== v38 ==
## ALU_STAGE
module ALU_STAGE (
  input clock_in,
  input [31:0] a_in,
  input [31:0] b_in,
  input [3:0] uop_in,
  output [31:0] result_out
);
Size in the first run: about 100 flip-flops, roughly 100 I/O pins, roughly 13,000 sq um of cells after synthesis.
==> flow/config.mk <==
export PLATFORM = sky130hd
export DESIGN_NAME = ALU_STAGE
export DESIGN_NICKNAME = ALU_STAGE
export VERILOG_FILES = /design/flow/design.v
export SDC_FILE = /design/flow/constraint.sdc
export NUM_CORES = 4
export LEC_CHECK = 0
export ABC_AREA = 1
export CAP_MARGIN = 35
export CORE_MARGIN = 2
export CORE_UTILIZATION = 58
export CTS_CLUSTER_DIAMETER = 33
export CTS_CLUSTER_SIZE = 72
export HOLD_SLACK_MARGIN = 0.3
export MIN_ROUTING_LAYER = met1
export SETUP_SLACK_MARGIN = 0.12
export SLEW_MARGIN = 20
export TNS_END_PERCENT = 45
==> flow/constraint.sdc <==
create_clock -name core_clock -period 2.14 [get_ports {clock_in}]
set_input_delay 0.4280 -clock core_clock [delete_from_list [all_inputs] [get_ports {clock_in}]]
set_output_delay 0.4280 -clock core_clock [all_outputs]
set_load 0.01 [all_outputs]
run.sh (not shown) runs the stock make flow with config.mk's settings and CLKGATE_MAP_FILE=.
Complete run, failing final checks: v38, reason negative setup slack.
> inputs changed (v38 -> v12)
Settings: removing SETUP_SLACK_MARGIN (formerly 0.12); changing CAP_MARGIN from 35 to 20; removing CTS_CLUSTER_SIZE (formerly 72); removing CTS_CLUSTER_DIAMETER (formerly 33); removing HOLD_SLACK_MARGIN (formerly 0.3); removing TNS_END_PERCENT (formerly 45); removing MIN_ROUTING_LAYER (formerly met1); changing CORE_UTILIZATION from 58 to 40; removing ABC_AREA (formerly 1); changing the clock period (ns, I/O delays scaled along) from 2.14 to 3.7.
--- outcome ---
Summary of v38 and v12: one run falls short of a clean finish, namely v38. Although v38 finished all stages, its layout failed final checks on negative setup slack. Sort v12 and v38 by portion of total power attributed to the clock network asc -> top: v38. v38 -> v12: number of nets at floorplan decreased by more than a quarter. v38 vs v12, worst hold path class: in2reg vs reg2reg. Diff v38 -> v12 | total cell area reported by yosys after synthesis | decrease of 15%. Post-synthesis instance total, v12 vs v38: down by more than a quarter.
Inputs modified between v12 and v55:
Settings: CORE_UTILIZATION now 72, was 40; CTS_CLUSTER_SIZE now 100, previously not set; CTS_CLUSTER_DIAMETER now 353, previously not set; CORE_ASPECT_RATIO now 0.5, previously not set; ABC_AREA now 1, previously not set; PLACE_DENSITY now 0.38, previously not set; the clock period (ns, I/O delays scaled along) now 1.46, was 3.7.
Results
In the flow results for v55 and v12, the die size is smaller on v55.
Taking v12 as the reference, in v55 complex-gate fraction of the synthesized area lower; average size of a mapped cell now smaller.
Taking v55 as 1.0, v12 lands at 0.61 on synthesized instance count.
Taking v55 over v12, the number of distinct library cells after synthesis ratio works out to 0.45.
As far as number of register bits inferred by synthesis goes, v12 and v55 are indistinguishable; the numbers are identical.
What ended v55 was a tool error in detailed placement (3_5_place_dp); the run never finished.
[v55 vs v12] area of the synthesized netlist per yosys stat: higher in v55
Core utilization at floorplan was lower in the run labelled v12.
[v55] netlist area before placement rose about 17% relative to v12
Modified inputs, v19 compared to v55
Settings: clearing CTS_CLUSTER_SIZE, which used to be 100; swapping 353 for 27 in CTS_CLUSTER_DIAMETER; swapping 72 for 65 in CORE_UTILIZATION; clearing ABC_AREA, which used to be 1; clearing CORE_ASPECT_RATIO, which used to be 0.5; clearing PLACE_DENSITY, which used to be 0.38; swapping 1.46 for 3.12 in the clock period (ns, I/O delays scaled along).
Notes after the runs:
- Layout checks on v19: not met. Flow itself completed; violations: negative setup slack.
- v55 never completed, since it errored out during detailed placement (3_5_place_dp).
- Proportion of register bits with asynchronous set or reset after synthesis: v19 vs v55 identical
- v19 ends up with a floorplan-stage core utilization that is 7.4 points lower than in v55.
- Number of instances in the synthesized netlist, v55 and v19: lower on v19
- v19 ends up with higher post-synthesis sequential area ratio than v55 does.
- Synthesized cell area went down by more than 10% going from v55 to v19.
- Higher full die area goes to v55 over v19.
- Taking v55 over v19, the total nets after synthesis ratio works out to 1.6.
- In the tables for v55 and v19, portion of netlist area occupied by mux cells reads higher with v19.

---

Starting RTL as in the previous note.
Settings: LEC_CHECK=0, CAP_MARGIN=10, CELL_PAD_IN_SITES_GLOBAL_PLACEMENT=3, CORE_MARGIN=7, CORE_UTILIZATION=40, CTS_CLUSTER_SIZE=58, MIN_ROUTING_LAYER=met2, SETUP_SLACK_MARGIN=-0.2, SLEW_MARGIN=20, TNS_END_PERCENT=75; clock period 5.5 ns.
The baseline completed without violations.
Next try:
==> flow/config.mk (replaced) <==
export PLATFORM = sky130hd
export DESIGN_NAME = ALU_STAGE
export DESIGN_NICKNAME = ALU_STAGE
export VERILOG_FILES = /design/flow/design.v
export SDC_FILE = /design/flow/constraint.sdc
export NUM_CORES = 4
export LEC_CHECK = 0
export ABC_AREA = 0
export CAP_MARGIN = 35
export CORE_MARGIN = 2
export CORE_UTILIZATION = 61
export MIN_ROUTING_LAYER = met1
export SETUP_SLACK_MARGIN = -0.11
export SLEW_MARGIN = 20
export TNS_END_PERCENT = 45
==> flow/constraint.sdc (replaced) <==
create_clock -name core_clock -period 2.14 [get_ports {clock_in}]
set_input_delay 0.4280 -clock core_clock [delete_from_list [all_inputs] [get_ports {clock_in}]]
set_output_delay 0.4280 -clock core_clock [all_outputs]
set_load 0.01 [all_outputs]
What happened:
- With this change the flow did not get past clock tree synthesis (4_1_cts) on DPL-0033
- die area falls by 41%
- synthesized cell count stays the same
- area after synthesis is unchanged
Next try:
--- a/flow/config.mk
+++ b/flow/config.mk
@@ -8 +7,0 @@
-export ABC_AREA = 0
@@ -11,3 +10,3 @@
-export CORE_UTILIZATION = 61
-export MIN_ROUTING_LAYER = met1
-export SETUP_SLACK_MARGIN = -0.11
+export CORE_UTILIZATION = 68
+export CTS_CLUSTER_DIAMETER = 244
+export CTS_CLUSTER_SIZE = 52
@@ -15 +13,0 @@
-export TNS_END_PERCENT = 45
==> flow/constraint.sdc (replaced) <==
create_clock -name core_clock -period 2.6 [get_ports {clock_in}]
set_input_delay 0.5200 -clock core_clock [delete_from_list [all_inputs] [get_ports {clock_in}]]
set_output_delay 0.5200 -clock core_clock [all_outputs]
set_load 0.01 [all_outputs]
Result: This time the run died in global routing (5_1_grt); synthesized area stays the same; synthesized cell count stays the same; die area drops by 10%.
Next try:
--- a/flow/config.mk
+++ b/flow/config.mk
@@ -8 +8,2 @@
-export CAP_MARGIN = 35
+export ABC_AREA = 1
+export CAP_MARGIN = 20
@@ -10,3 +11,3 @@
-export CORE_UTILIZATION = 68
-export CTS_CLUSTER_DIAMETER = 244
-export CTS_CLUSTER_SIZE = 52
+export CORE_UTILIZATION = 72
+export CTS_CLUSTER_DIAMETER = 353
+export CTS_CLUSTER_SIZE = 100
==> flow/constraint.sdc (replaced) <==
create_clock -name core_clock -period 1.46 [get_ports {clock_in}]
set_input_delay 0.2920 -clock core_clock [delete_from_list [all_inputs] [get_ports {clock_in}]]
set_output_delay 0.2920 -clock core_clock [all_outputs]
set_load 0.01 [all_outputs]
After rerunning:
- This time the run never finished: it broke off in detailed placement (3_5_place_dp)
- synthesized cell count grows by about 65%
- synthesized area grows by 17%
- die area grows by 10%
Next try:
--- a/flow/config.mk
+++ b/flow/config.mk
@@ -8 +7,0 @@
-export ABC_AREA = 1
@@ -11,3 +10,3 @@
-export CORE_UTILIZATION = 72
-export CTS_CLUSTER_DIAMETER = 353
-export CTS_CLUSTER_SIZE = 100
+export CORE_UTILIZATION = 65
+export CTS_CLUSTER_DIAMETER = 28
+export CTS_CLUSTER_SIZE = 72
==> flow/constraint.sdc (replaced) <==
create_clock -name core_clock -period 3.1 [get_ports {clock_in}]
set_input_delay 0.6200 -clock core_clock [delete_from_list [all_inputs] [get_ports {clock_in}]]
set_output_delay 0.6200 -clock core_clock [all_outputs]
set_load 0.01 [all_outputs]
=>
- The changed run finished with setup timing left
- synthesized area decreases by about a fifth
- die size decreases by a few percent
- synthesized cell count decreases by well over a third

---

## job 2813
Starting RTL as in the previous note.
export LEC_CHECK = 0
export ABC_AREA = 0
export CAP_MARGIN = 35
export CORE_MARGIN = 2
export CORE_UTILIZATION = 61
export HOLD_SLACK_MARGIN = 0.29
export MIN_ROUTING_LAYER = met1
export SETUP_SLACK_MARGIN = -0.13
export SLEW_MARGIN = 20
export TNS_END_PERCENT = 45
create_clock -name core_clock -period 2.14 [get_ports {clock_in}]
Job 2813 terminated abnormally: clock tree synthesis (4_1_cts) reported DPL-0033.
#### Input delta (job 1969 over job 2813)
diff --git a/flow/config.mk b/flow/config.mk
--- a/flow/config.mk
+++ b/flow/config.mk
@@ -11,2 +11 @@
-export CORE_UTILIZATION = 61
-export HOLD_SLACK_MARGIN = 0.29
+export CORE_UTILIZATION = 72
@@ -14 +13 @@
-export SETUP_SLACK_MARGIN = -0.13
+export SETUP_SLACK_MARGIN = -0.01
==> flow/constraint.sdc <==
create_clock -name core_clock -period 1.37 [get_ports {clock_in}]
set_input_delay 0.2740 -clock core_clock [delete_from_list [all_inputs] [get_ports {clock_in}]]
set_output_delay 0.2740 -clock core_clock [all_outputs]
set_load 0.01 [all_outputs]
==> results <==
In job 1969 relative to job 2813, area of the core had gone down by more than 10%.
FAIL job 1969 @ detailed placement (3_5_place_dp): tool exited with error
Between job 1969 and job 2813, it is job 1969 whose total die size is lower, by 15%.
As of job 1969, weighted congestion reported at the end of routability-driven placement had risen by a little under 10% compared to job 2813.
### job 1969 -> job 9546
diff --git a/flow/config.mk b/flow/config.mk
--- a/flow/config.mk
+++ b/flow/config.mk
@@ -10,2 +10,4 @@
-export CORE_MARGIN = 2
-export CORE_UTILIZATION = 72
+export CELL_PAD_IN_SITES_DETAIL_PLACEMENT = 2
+export CORE_MARGIN = 10
+export CORE_UTILIZATION = 44
+export CTS_CLUSTER_SIZE = 86
@@ -13 +14,0 @@
-export SETUP_SLACK_MARGIN = -0.01
==> flow/constraint.sdc <==
create_clock -name core_clock -period 2.14 [get_ports {clock_in}]
set_input_delay 0.4280 -clock core_clock [delete_from_list [all_inputs] [get_ports {clock_in}]]
set_output_delay 0.4280 -clock core_clock [all_outputs]
set_load 0.01 [all_outputs]
Notes after the runs:
Job 9546 failed in detailed placement (3_5_place_dp) with DPL-0033. Comparing job 1969 against job 9546, there is no change at all in average instance area after synthesis. Looking at die area across both flows, job 9546 is the weaker of the two, with job 1969 ahead. Diff job 9546..job 1969 | post-synthesis adder-cell area fraction | unchanged. Job 9546 vs. job 1969: floorplan-stage core utilization went down by 30 points. As far as yosys-reported design area after synthesis goes, job 9546 and job 1969 are indistinguishable; the numbers are identical. Diff job 1969..job 9546 | netlist area before placement | unchanged. Horizontal die size, job 9546 and job 1969: higher on job 9546. Job 9546 against job 1969: core outline area now larger; height of the die now larger. Between job 9546 and job 1969, number of core rows is higher for job 9546, job 1969 comes in under that. Final weighted congestion of routability-driven global placement down 18% in job 9546 wrt job 1969.
Relative to job 9546, the following input files were edited for job 9760:
diff --git a/flow/config.mk b/flow/config.mk
--- a/flow/config.mk
+++ b/flow/config.mk
@@ -10,4 +10,5 @@
-export CELL_PAD_IN_SITES_DETAIL_PLACEMENT = 2
-export CORE_MARGIN = 10
-export CORE_UTILIZATION = 44
-export CTS_CLUSTER_SIZE = 86
+export CORE_ASPECT_RATIO = 0.87
+export CORE_MARGIN = 2
+export CORE_UTILIZATION = 72
+export CTS_CLUSTER_DIAMETER = 191
+export CTS_CLUSTER_SIZE = 17
@@ -14,0 +16 @@
+export SETUP_SLACK_MARGIN = -0.01
==> flow/constraint.sdc <==
create_clock -name core_clock -period 1.37 [get_ports {clock_in}]
set_input_delay 0.2740 -clock core_clock [delete_from_list [all_inputs] [get_ports {clock_in}]]
set_output_delay 0.2740 -clock core_clock [all_outputs]
set_load 0.01 [all_outputs]
--- outcome ---
Job 9760 is listed as incomplete: the tool reported an error in detailed placement (3_5_place_dp) and the run ended there. Number of placement rows, job 9760 vs job 9546: down by more than a quarter. Re share of synthesized cell area in and-or and or-and compound cells: no difference whatsoever between job 9760 and job 9546. Area after synthesis delta (job 9546 -> job 9760): insignificant. In the flow results for job 9546 and job 9760, the effective utilization at floorplan is smaller on job 9546. Weighted congestion at the end of routability-driven global placement: job 9760 vs job 9546 up about 16%. Job 9760 against job 9546: count of pins on the block boundary flat; total die size dropped about 50%; count of library flops with an enable pin stayed essentially flat.

---

## run 1
Starting RTL as in the previous note.
export LEC_CHECK = 0
export CAP_MARGIN = 20
export CORE_MARGIN = 2
export CORE_UTILIZATION = 70
export CTS_CLUSTER_DIAMETER = 27
export CTS_CLUSTER_SIZE = 37
export HOLD_SLACK_MARGIN = 0.29
export SETUP_SLACK_MARGIN = 0.87
export SLEW_MARGIN = 20
create_clock -name core_clock -period 3.12 [get_ports {clock_in}]
Tool error GRT-0116 stopped run 1 during global routing; no final results.
Input-level comparison between run 2 and run 1:
- CORE_UTILIZATION changed from 70 to 71
- CTS_CLUSTER_DIAMETER changed from 27 to 28
- TNS_END_PERCENT newly set to 5
- CTS_CLUSTER_SIZE changed from 37 to 87
- HOLD_SLACK_MARGIN changed from 0.29 to -0.08
- SETUP_SLACK_MARGIN changed from 0.87 to 0.17
- the clock period (ns, I/O delays scaled along) changed from 3.12 to 3.16
Notes after the runs:
- Final checks on run 2, whose flow otherwise completed, came back failing, citing negative setup slack.
- Run 1 did not finish; the tool stopped in global routing with error GRT-0116.
- Taking run 1 as the reference, in run 2 post-place instance area went down; count of placed standard cells including taps went down about 2%.
- Of run 2 and run 1, run 2 shows the lower die span in y, with run 1 above it.
diff inputs: run 2 => run 3
- a deleted CTS_CLUSTER_SIZE that had been 87
- a deleted HOLD_SLACK_MARGIN that had been -0.08
- a change of CORE_UTILIZATION from 71 to 9
- a deleted TNS_END_PERCENT that had been 5
- a deleted CTS_CLUSTER_DIAMETER that had been 28
- a deleted SETUP_SLACK_MARGIN that had been 0.17
- a change of the clock period (ns, I/O delays scaled along) from 3.16 to 4.67
## What came out
- Run 2 finished all stages; however, its layout fails the closing checks, the failures being negative setup slack.
- Run 3: no failed stages, no open violations at the end
- Run 3: met3 track utilization from global routing lower than run 2
- Data arrival time at the worst-slack endpoint (higher): run 3
- Run 3: mean number of vias per cell is 3.9 lower than what run 2 reported.
- Lower clock skew among run 3 and run 2: run 3
- A capturing element of the worst setup path of result_q[31] is what run 3 shows, while result_q[29] belongs to run 2.
- Fraction of the core area covered by cells at the end of the flow (higher): run 2
- Setup slack was higher in the run labelled run 3.
- Power in the clock group: run 3 better than run 2
- Growth of design area from synthesis to finish: run 3 > run 2
> inputs changed (run 3 -> run 4)
- a change of CORE_UTILIZATION from 9 to 68
- a change of the clock period (ns, I/O delays scaled along) from 4.67 to 3.7
==> results <==
Side by side, sequential power turned out higher in run 4 than in run 3. Comparing the two runs side by side, run 4 comes out behind run 3 on register-to-register slack. Diff run 3 -> run 4 | peak per-stage delay on the critical path | decrease of 0.09 ns. [compare] base=run 3 new=run 4: share of power burned in the clock network +0.7 points, cell area after layout -11%. From run 4 to run 3, gate count of the mapped netlist did not move at all. Run 4: worst max-slew margin expressed relative to the limit 1.4 points above run 3. Number of buffer and inverter stages on the critical path: higher on run 3. Comparing die area for run 4 and run 3, the bigger number came from run 3. Comparing run 3 against run 4, there is no change at all in final number of hold-violating endpoints.

---

Starting RTL as in the previous note.
## ALU_STAGE
module ALU_STAGE (
  input clock_in,
  input [31:0] a_in,
  input [31:0] b_in,
  input [3:0] uop_in,
  output [31:0] result_out
);
Settings: LEC_CHECK=0, ABC_AREA=1, CAP_MARGIN=20, CORE_ASPECT_RATIO=0.5, CORE_MARGIN=2, CORE_UTILIZATION=72, CTS_CLUSTER_DIAMETER=353, CTS_CLUSTER_SIZE=100, PLACE_DENSITY=0.89, SETUP_SLACK_MARGIN=0.22, SLEW_MARGIN=20, TNS_END_PERCENT=5; clock period 1.46 ns.
The starting point aborted during detailed placement (3_5_place_dp) on DPL-0033.
Edit:
Settings changed: ABC_AREA 1 to default, CORE_ASPECT_RATIO 0.5 to default, CORE_UTILIZATION 72 to 69, CTS_CLUSTER_DIAMETER 353 to 27, CTS_CLUSTER_SIZE 100 to 37, HOLD_SLACK_MARGIN from default to 0.29, PLACE_DENSITY 0.89 to default, SETUP_SLACK_MARGIN 0.22 to default, TNS_END_PERCENT 5 to default.
Clock period 1.46 ns to 3.12 ns, I/O delays scaled along.
What happened: This time the run completed and failed the layout checks on setup timing; synthesized cell count shrinks by 39%; synthesized area drops by 15%; die area went down by 11%.
Edit:
Settings changed: CORE_UTILIZATION 69 to 67, CTS_CLUSTER_DIAMETER 27 to 28, CTS_CLUSTER_SIZE 37 to default, HOLD_SLACK_MARGIN 0.29 to default, SETUP_SLACK_MARGIN from default to 0.17.
Clock period 3.12 ns to 3.16 ns, I/O delays scaled along.
Effect: The new run ran to the end with violations: setup timing; via count came out higher by 2.9%; clock-buffer cell count stays the same; setup slack degrades by 0.057 ns; total power came out higher by 2.2%; clock power is about the same.
Power and IR drop assume default switching activity.
